==> inputs of wip/delta <==
==> flow/design.v <==
`default_nettype none
module spm #(parameter size = 32)(
    input wire              clk, 
    input wire              rst,
    input wire              clr,
    input wire              y,
    input wire [size-1:0]   x,
    output wire             p
);
    wire[size-1:1] pp;
    wire[size-1:0] xy;
    genvar i;
    CSADD csa0 (.clk(clk), .rst(rst), .clr(clr), .x(x[0]&y), .y(pp[1]), .sum(p));
    generate 
        for(i=1; i<size-1; i=i+1) begin
            CSADD csa (.clk(clk), .rst(rst), .clr(clr), .x(x[i]&y), .y(pp[i+1]), .sum(pp[i]));
        end 
    endgenerate
    TCMP tcmp (.clk(clk), .rst(rst), .clr(clr), .a(x[size-1]&y), .s(pp[size-1]));
endmodule
module CSADD(
    input wire  clk, 
    input wire  rst,
    input wire  clr,
    input wire  x, 
    input wire  y,
    output reg  sum
);
    reg sc;
    wire hsum1, hco1;
    assign hsum1 = y ^ sc;
    assign hco1 = y & sc;
    wire hsum2, hco2;
    assign hsum2 = x ^ hsum1;
    assign hco2 = x & hsum1;
    always @(posedge clk or posedge rst) begin
        if (rst) begin
            sum <= 1'b0;
            sc <= 1'b0;
        end
        else if (clr) begin
            sum <= 1'b0;
            sc <= 1'b0;
        end
        else begin
            sum <= hsum2;
            sc <= hco1 ^ hco2;
        end
    end
endmodule
module TCMP (
    input wire  clk, 
    input wire  rst,
    input wire  clr,
    input wire  a, 
    output reg  s
);
    reg z;
    always @(posedge clk or posedge rst) begin
        if (rst) begin
            s <= 1'b0;
            z <= 1'b0;
        end
        else if (clr) begin
            s <= 1'b0;
            z <= 1'b0;
        end
        else begin
            z <= a | z;
            s <= a ^ z;
        end
    end
endmodule
`default_nettype none
module mul32 (
    input wire          clk,
    input wire          rst,
    input wire          start,
    input wire  [31:0]  mc,
    input wire  [31:0]  mp,
    output reg  [63:0]  p,
    output wire         done
);
    wire        pw;
    reg [31:0]  Y;
    reg [7:0]   cnt, ncnt;
    reg [1:0]   state, nstate;
    localparam  IDLE=0, RUNNING=1, DONE=2;
    always @(posedge clk or posedge rst)
        if(rst)
            state  <= IDLE;
        else 
            state <= nstate;
    always @*
        case(state)
            IDLE    :   if(start) nstate = RUNNING; else nstate = IDLE;
            RUNNING :   if(cnt == 64) nstate = DONE; else nstate = RUNNING; 
            DONE    :   if(start) nstate = RUNNING; else nstate = DONE;
            default :   nstate = IDLE;
        endcase
    always @(posedge clk)
        cnt <= ncnt;
    always @*
        case(state)
            IDLE    :   ncnt = 0;
            RUNNING :   ncnt = cnt + 1;
            DONE    :   ncnt = 0;
            default :   ncnt = 0;
        endcase
    always @(posedge clk or posedge rst)
        if(rst)
            Y <= 32'b0;
        else if((start == 1'b1)) 
            Y <= mp;
        else if(state==RUNNING) 
            Y <= (Y >> 1);
    always @(posedge clk) 
        if(start)
            p <= 64'b0;
        else if(state==RUNNING)
            p <= {pw, p[63:1]};
    wire y = (state==RUNNING) ? Y[0] : 1'b0;
    spm #(.size(32)) spm32(
        .clk(clk),
        .rst(rst),
        .clr(start),
        .x(mc),
        .y(y),
        .p(pw)
    );
    assign done = (state == DONE);
endmodule
`default_nettype none
module user_proj_mul32 
(
    input wb_clk_i,
    input wb_rst_i,
    input wbs_stb_i,
    input wbs_cyc_i,
    input wbs_we_i,
    input [3:0] wbs_sel_i,
    input [31:0] wbs_dat_i,
    input [31:0] wbs_adr_i,
    output reg wbs_ack_o,
    output reg [31:0] wbs_dat_o,
    output [2:0] irq
);
    reg start;
    wire done;
    wire sys_clk;
    localparam MC_OFF = 8'h00, MP_OFF = 8'h04, P0_OFF = 8'h08, P1_OFF = 8'h0C;
    reg  [31:0]         MP, MC;
    wire [63:0]         P;
    wire                valid           = wbs_stb_i & wbs_cyc_i;
    wire                we              = wbs_we_i && valid;
    wire                re              = ~wbs_we_i && valid;
    wire [3:0]          byte_wr_en      = wbs_sel_i & {4{we}}; 
    wire                we_mp_reg       = we & (wbs_adr_i[7:0] == MP_OFF);
    wire                we_mc_reg       = we & (wbs_adr_i[7:0] == MC_OFF);
    wire                re_mp_reg       = re & (wbs_adr_i[7:0] == MP_OFF);
    wire                re_mc_reg       = re & (wbs_adr_i[7:0] == MC_OFF);
    wire                re_p0_reg       = re & (wbs_adr_i[7:0] == P0_OFF);
    wire                re_p1_reg       = re & (wbs_adr_i[7:0] == P1_OFF);
    assign sys_clk = wb_clk_i;
    always @(posedge sys_clk or posedge wb_rst_i) begin  
        if(wb_rst_i)
            MC <= 32'h0;
        else if(we_mc_reg)  
            MC <= wbs_dat_i;
    end
    always @(posedge sys_clk or posedge wb_rst_i) begin  
        if(wb_rst_i)
            MP <= 32'h0;
        else if(we_mp_reg) 
            MP <= wbs_dat_i;
    end 
    always @(posedge sys_clk or posedge wb_rst_i) begin  
        if(wb_rst_i)
            wbs_ack_o <= 0;
        else
        begin
            if ((we_mc_reg || we_mp_reg || (re_p0_reg && done) || (re_p1_reg && done)))
            begin
                wbs_ack_o <=1;
            end
            else 
                wbs_ack_o <=0; 
        end
    end
    always@(posedge sys_clk or posedge wb_rst_i) begin
        if(wb_rst_i)
            wbs_dat_o <= 32'hDEADBEEF;
        else
        begin
            if (re_p0_reg)
                wbs_dat_o <= P[31:0];
            else if (re_p1_reg)
                 wbs_dat_o <= P[63:32];
            else if (re_mp_reg)
                 wbs_dat_o <= MP;
            else if (re_mc_reg)
                 wbs_dat_o <= MC;
            else
               wbs_dat_o <= 32'hDEADBEEF; 
        end
    end
    always @(posedge sys_clk) 
        start <= (we_mp_reg && wbs_ack_o) ? 1'b1 : 1'b0;
    assign irq = 3'b000;	 
    mul32 mul (
        .clk(wb_clk_i),
        .rst(wb_rst_i),
        .start(start),
        .mc(MC),
        .mp(MP),
        .p(P),
        .done(done)
    );
endmodule
==> flow/run.sh <==
#!/bin/bash
# the make line also repeats each setting of config.mk as NAME=value (left out here)
make -C /OpenROAD-flow-scripts/flow DESIGN_CONFIG=/design/flow/config.mk WORK_HOME=/design/flow/orfs CLKGATE_MAP_FILE= finish
==> flow/config.mk <==
export PLATFORM = sky130hd
export DESIGN_NAME = user_proj_mul32
export DESIGN_NICKNAME = user_proj_mul32
export VERILOG_FILES = /design/flow/design.v
export SDC_FILE = /design/flow/constraint.sdc
export NUM_CORES = 4
export LEC_CHECK = 0
export CAP_MARGIN = 10
export CELL_PAD_IN_SITES_DETAIL_PLACEMENT = 1
export CORE_ASPECT_RATIO = 0.96
export CORE_MARGIN = 3
export CORE_UTILIZATION = 40
export CTS_CLUSTER_SIZE = 87
export HOLD_SLACK_MARGIN = -0.02
export MAX_ROUTING_LAYER = met5
export MIN_ROUTING_LAYER = met2
export PLACE_DENSITY_LB_ADDON = 0.17
export SLEW_MARGIN = 20
export TNS_END_PERCENT = 95
==> flow/constraint.sdc <==
create_clock -name core_clock -period 4.7 [get_ports {wb_clk_i}]
set_input_delay 0.9400 -clock core_clock [delete_from_list [all_inputs] [get_ports {wb_clk_i}]]
set_output_delay 0.9400 -clock core_clock [all_outputs]
set_load 0.01 [all_outputs]
==> inputs of wip/willow, as changes to wip/delta <==
Settings changed: CAP_MARGIN 10 to 40, CELL_PAD_IN_SITES_DETAIL_PLACEMENT 1 to default, CORE_ASPECT_RATIO 0.96 to default, CORE_MARGIN 3 to 2, CORE_UTILIZATION 40 to 22, CTS_CLUSTER_DIAMETER from default to 358, CTS_CLUSTER_SIZE 87 to default, GPL_TIMING_DRIVEN from default to 0, HOLD_SLACK_MARGIN -0.02 to default, MAX_ROUTING_LAYER met5 to default, PLACE_DENSITY from default to 0.59, PLACE_DENSITY_LB_ADDON 0.17 to default, SLEW_MARGIN 20 to 35, TNS_END_PERCENT 95 to default.
==> flow/constraint.sdc (replaced) <==
create_clock -name core_clock -period 2.98 [get_ports {wb_clk_i}]
set_input_delay 0.5960 -clock core_clock [delete_from_list [all_inputs] [get_ports {wb_clk_i}]]
set_output_delay 0.5960 -clock core_clock [all_outputs]
set_load 0.01 [all_outputs]
==> qor summary <==
| quantity | wip/delta | wip/willow |
|---|---|---|
| Status | finished clean | finished clean |
| Wire length on met3 | 10.12 mm | 12.10 mm |
| Met2 track utilization from global routing | 29.53% | 19.84% |
| IR drop worst, VDD | 266.4 uV | 385.3 uV |
| DIE HEIGHT | 171.7 um | 232.0 um |
| First-pass GRT wire length | 40.30 mm | 44.75 mm |
| RD Place Congestion | 0.6815 | 0.7814 |
| Placed wire-length estimate after detailed placement | 15.15 mm | 20.52 mm |
| Layout-stage area growth over the synthesis result | 18.58% | 26.04% |
| Number of antenna diodes | 5 | 11 |
| Number of design-rule violations left by the first detailed-router iteration | 616 | 1028 |
| Worst R2R Path Depth | 4 | 6 |
| Worst-Margin Slew | 0.8546 ns | 0.8768 ns |
| Number of buffers created by CTS | 29 | 28 |

==> exp/willow: inputs <==
Starts from the design.v that is shown in full above.
clock: 10.0 ns
lec_check: 0
cap_margin: 20
core_margin: 2
core_utilization: 22
cts_cluster_diameter: 358
min_routing_layer: met2
place_density: 0.39
slew_margin: 20
run.sh (not shown) runs the stock make flow with config.mk's settings and CLKGATE_MAP_FILE=.
==> exp/xenon (differences from exp/willow) <==
- ABC_AREA: unset -> 1
- CORE_UTILIZATION: 22 -> 70
- CTS_CLUSTER_DIAMETER: 358 -> 59
- CTS_CLUSTER_SIZE: unset -> 15
- MIN_ROUTING_LAYER: met2 -> unset
- PLACE_DENSITY: 0.39 -> unset
==> flow/constraint.sdc (replaced) <==
create_clock -name core_clock -period 6.23 [get_ports {wb_clk_i}]
set_input_delay 1.2460 -clock core_clock [delete_from_list [all_inputs] [get_ports {wb_clk_i}]]
set_output_delay 1.2460 -clock core_clock [all_outputs]
set_load 0.01 [all_outputs]
==> CHANGELOG.md <==
### Physical design

* Outcome: complete, no violations
* Logic share of the area at 34.3%
* Total wire length at 26.9 mm
* Chip width at 232 um
* Met3 Resource Use GR at between 20% and 30%
* Cells after Synth at 858
* # rows at ~83
* Worst Tran Pin Value at 915 ps
* Sequential share of power at 48.4%
* Internal cell power at about 1.8 mW
The numbers above come from exp/willow.

==> CHANGELOG.md <==
### Physical design

* Area delta synth->final at 11.8%
* Sequential share of power at a little under three fifths
* Maxcap violations at 0
* Cells after Synth at between 1000 and 1500
* Internal cell power at around 2.4 mW
* Met3 Resource Use GR at 3.50%
* First-pass GRT wire length at around 44 mm
* Outcome: complete, no violations
* Chip width at 134 um
* Post-route core utilization at 79.7%
* Worst Tran Pin Value at 1080 ps
* GR Util met2 at 46.2%
The numbers above come from exp/xenon.


==> inputs of 01-08 <==
// user_proj_mul32: RTL as listed in full above, without the edits since
Settings: LEC_CHECK=0, ABC_AREA=1, CAP_MARGIN=20, CORE_MARGIN=2, CORE_UTILIZATION=69, SLEW_MARGIN=20; clock period 5.89 ns.
==> 08-06 (differences from 01-08) <==
ABC_AREA = unset   (was 1)
CORE_UTILIZATION = 66   (was 69)
==> flow/constraint.sdc (replaced) <==
create_clock -name core_clock -period 5.46 [get_ports {wb_clk_i}]
set_input_delay 1.0920 -clock core_clock [delete_from_list [all_inputs] [get_ports {wb_clk_i}]]
set_output_delay 1.0920 -clock core_clock [all_outputs]
set_load 0.01 [all_outputs]
==> summary of the runs <==
Of 08-06 and 01-08, 01-08 has the higher synthesized cell count (gap 36%, measured against 01-08).
Cell area: 08-06 is smaller than 01-08 (0.91%).
Between 01-08 and 08-06, the lower sequential power is in 01-08 (gap about 7%, measured against 08-06).
Register-to-register slack: 08-06 is lower than 01-08 (0.62 ns).
Between 01-08 and 08-06, the lower first-iteration DRC count is in 08-06 (gap about 110%, measured against 08-06).
In 08-06 the non-clock buffer count is higher than in 01-08, by 2.
In 01-08 the utilization is higher than in 08-06, by 3.2 points.
Critical path depth: 08-06 is lower than 01-08 (3).

==> run D: inputs <==
RTL: the design.v shown in full above, as it stands there.
Settings: LEC_CHECK=0, CAP_MARGIN=10, CELL_PAD_IN_SITES_DETAIL_PLACEMENT=1, CORE_ASPECT_RATIO=0.96, CORE_MARGIN=3, CORE_UTILIZATION=40, CTS_CLUSTER_SIZE=87, GPL_ROUTABILITY_DRIVEN=0, HOLD_SLACK_MARGIN=-0.02, MAX_ROUTING_LAYER=met5, MIN_ROUTING_LAYER=met2, PLACE_DENSITY_LB_ADDON=0.17, SETUP_SLACK_MARGIN=0.01, SLEW_MARGIN=5, TNS_END_PERCENT=95; clock period 4.7 ns.
==> run B (differences from run D) <==
- CAP_MARGIN: 10 -> 20
- CELL_PAD_IN_SITES_DETAIL_PLACEMENT: 1 -> default
- CELL_PAD_IN_SITES_GLOBAL_PLACEMENT: default -> 1
- CORE_ASPECT_RATIO: 0.96 -> 1.09
- CORE_MARGIN: 3 -> 2
- CORE_UTILIZATION: 40 -> 58
- CTS_CLUSTER_DIAMETER: default -> 35
- CTS_CLUSTER_SIZE: 87 -> default
- GPL_ROUTABILITY_DRIVEN: 0 -> default
- HOLD_SLACK_MARGIN: -0.02 -> default
- MAX_ROUTING_LAYER: met5 -> default
- MIN_ROUTING_LAYER: met2 -> default
- PLACE_DENSITY_LB_ADDON: 0.17 -> default
- SETUP_SLACK_MARGIN: 0.01 -> 0.46
- SLEW_MARGIN: 5 -> 20
- TNS_END_PERCENT: 95 -> default
==> flow/constraint.sdc (replaced) <==
create_clock -name core_clock -period 3.91 [get_ports {wb_clk_i}]
set_input_delay 0.7820 -clock core_clock [delete_from_list [all_inputs] [get_ports {wb_clk_i}]]
set_output_delay 0.7820 -clock core_clock [all_outputs]
set_load 0.01 [all_outputs]
==> run E (differences from run D) <==
- CAP_MARGIN: 10 -> 20
- CELL_PAD_IN_SITES_DETAIL_PLACEMENT: 1 -> default
- CORE_ASPECT_RATIO: 0.96 -> default
- CORE_MARGIN: 3 -> 2
- CORE_UTILIZATION: 40 -> 25
- CTS_CLUSTER_SIZE: 87 -> default
- GPL_ROUTABILITY_DRIVEN: 0 -> default
- HOLD_SLACK_MARGIN: -0.02 -> default
- MAX_ROUTING_LAYER: met5 -> default
- MIN_ROUTING_LAYER: met2 -> default
- PLACE_DENSITY_LB_ADDON: 0.17 -> default
- SETUP_SLACK_MARGIN: 0.01 -> default
- SLEW_MARGIN: 5 -> 20
- TNS_END_PERCENT: 95 -> default
==> flow/constraint.sdc (replaced) <==
create_clock -name core_clock -period 4.5 [get_ports {wb_clk_i}]
set_input_delay 0.9000 -clock core_clock [delete_from_list [all_inputs] [get_ports {wb_clk_i}]]
set_output_delay 0.9000 -clock core_clock [all_outputs]
set_load 0.01 [all_outputs]
==> run G (differences from run D) <==
- CAP_MARGIN: 10 -> 40
- CELL_PAD_IN_SITES_DETAIL_PLACEMENT: 1 -> default
- CORE_ASPECT_RATIO: 0.96 -> default
- CORE_MARGIN: 3 -> 6
- CORE_UTILIZATION: 40 -> 22
- CTS_CLUSTER_DIAMETER: default -> 358
- CTS_CLUSTER_SIZE: 87 -> default
- GPL_ROUTABILITY_DRIVEN: 0 -> default
- GPL_TIMING_DRIVEN: default -> 0
- HOLD_SLACK_MARGIN: -0.02 -> default
- MAX_ROUTING_LAYER: met5 -> default
- MIN_ROUTING_LAYER: met2 -> met1
- PLACE_DENSITY: default -> 0.59
- PLACE_DENSITY_LB_ADDON: 0.17 -> default
- SETUP_SLACK_MARGIN: 0.01 -> default
- SLEW_MARGIN: 5 -> 35
- TNS_END_PERCENT: 95 -> default
==> flow/constraint.sdc (replaced) <==
create_clock -name core_clock -period 2.98 [get_ports {wb_clk_i}]
set_input_delay 0.5960 -clock core_clock [delete_from_list [all_inputs] [get_ports {wb_clk_i}]]
set_output_delay 0.5960 -clock core_clock [all_outputs]
set_load 0.01 [all_outputs]
==> notes <==
- Power: run D < run E < run B < run G.
- Synthesized cell count is the same in run B and run E.
- Against run G, the sequential share of layout area of run B is higher by 1.3 points.
- Sequential cell count is the same in run G and run E.
- Between run D and run G, the lower cell area is in run D (gap 4.8%, measured against run G).
- Count of clock-buffer cells in the layout, lowest first: run E, run G, run D, run B.
Power figures rest on the tool's default switching activity, not on a simulated workload.
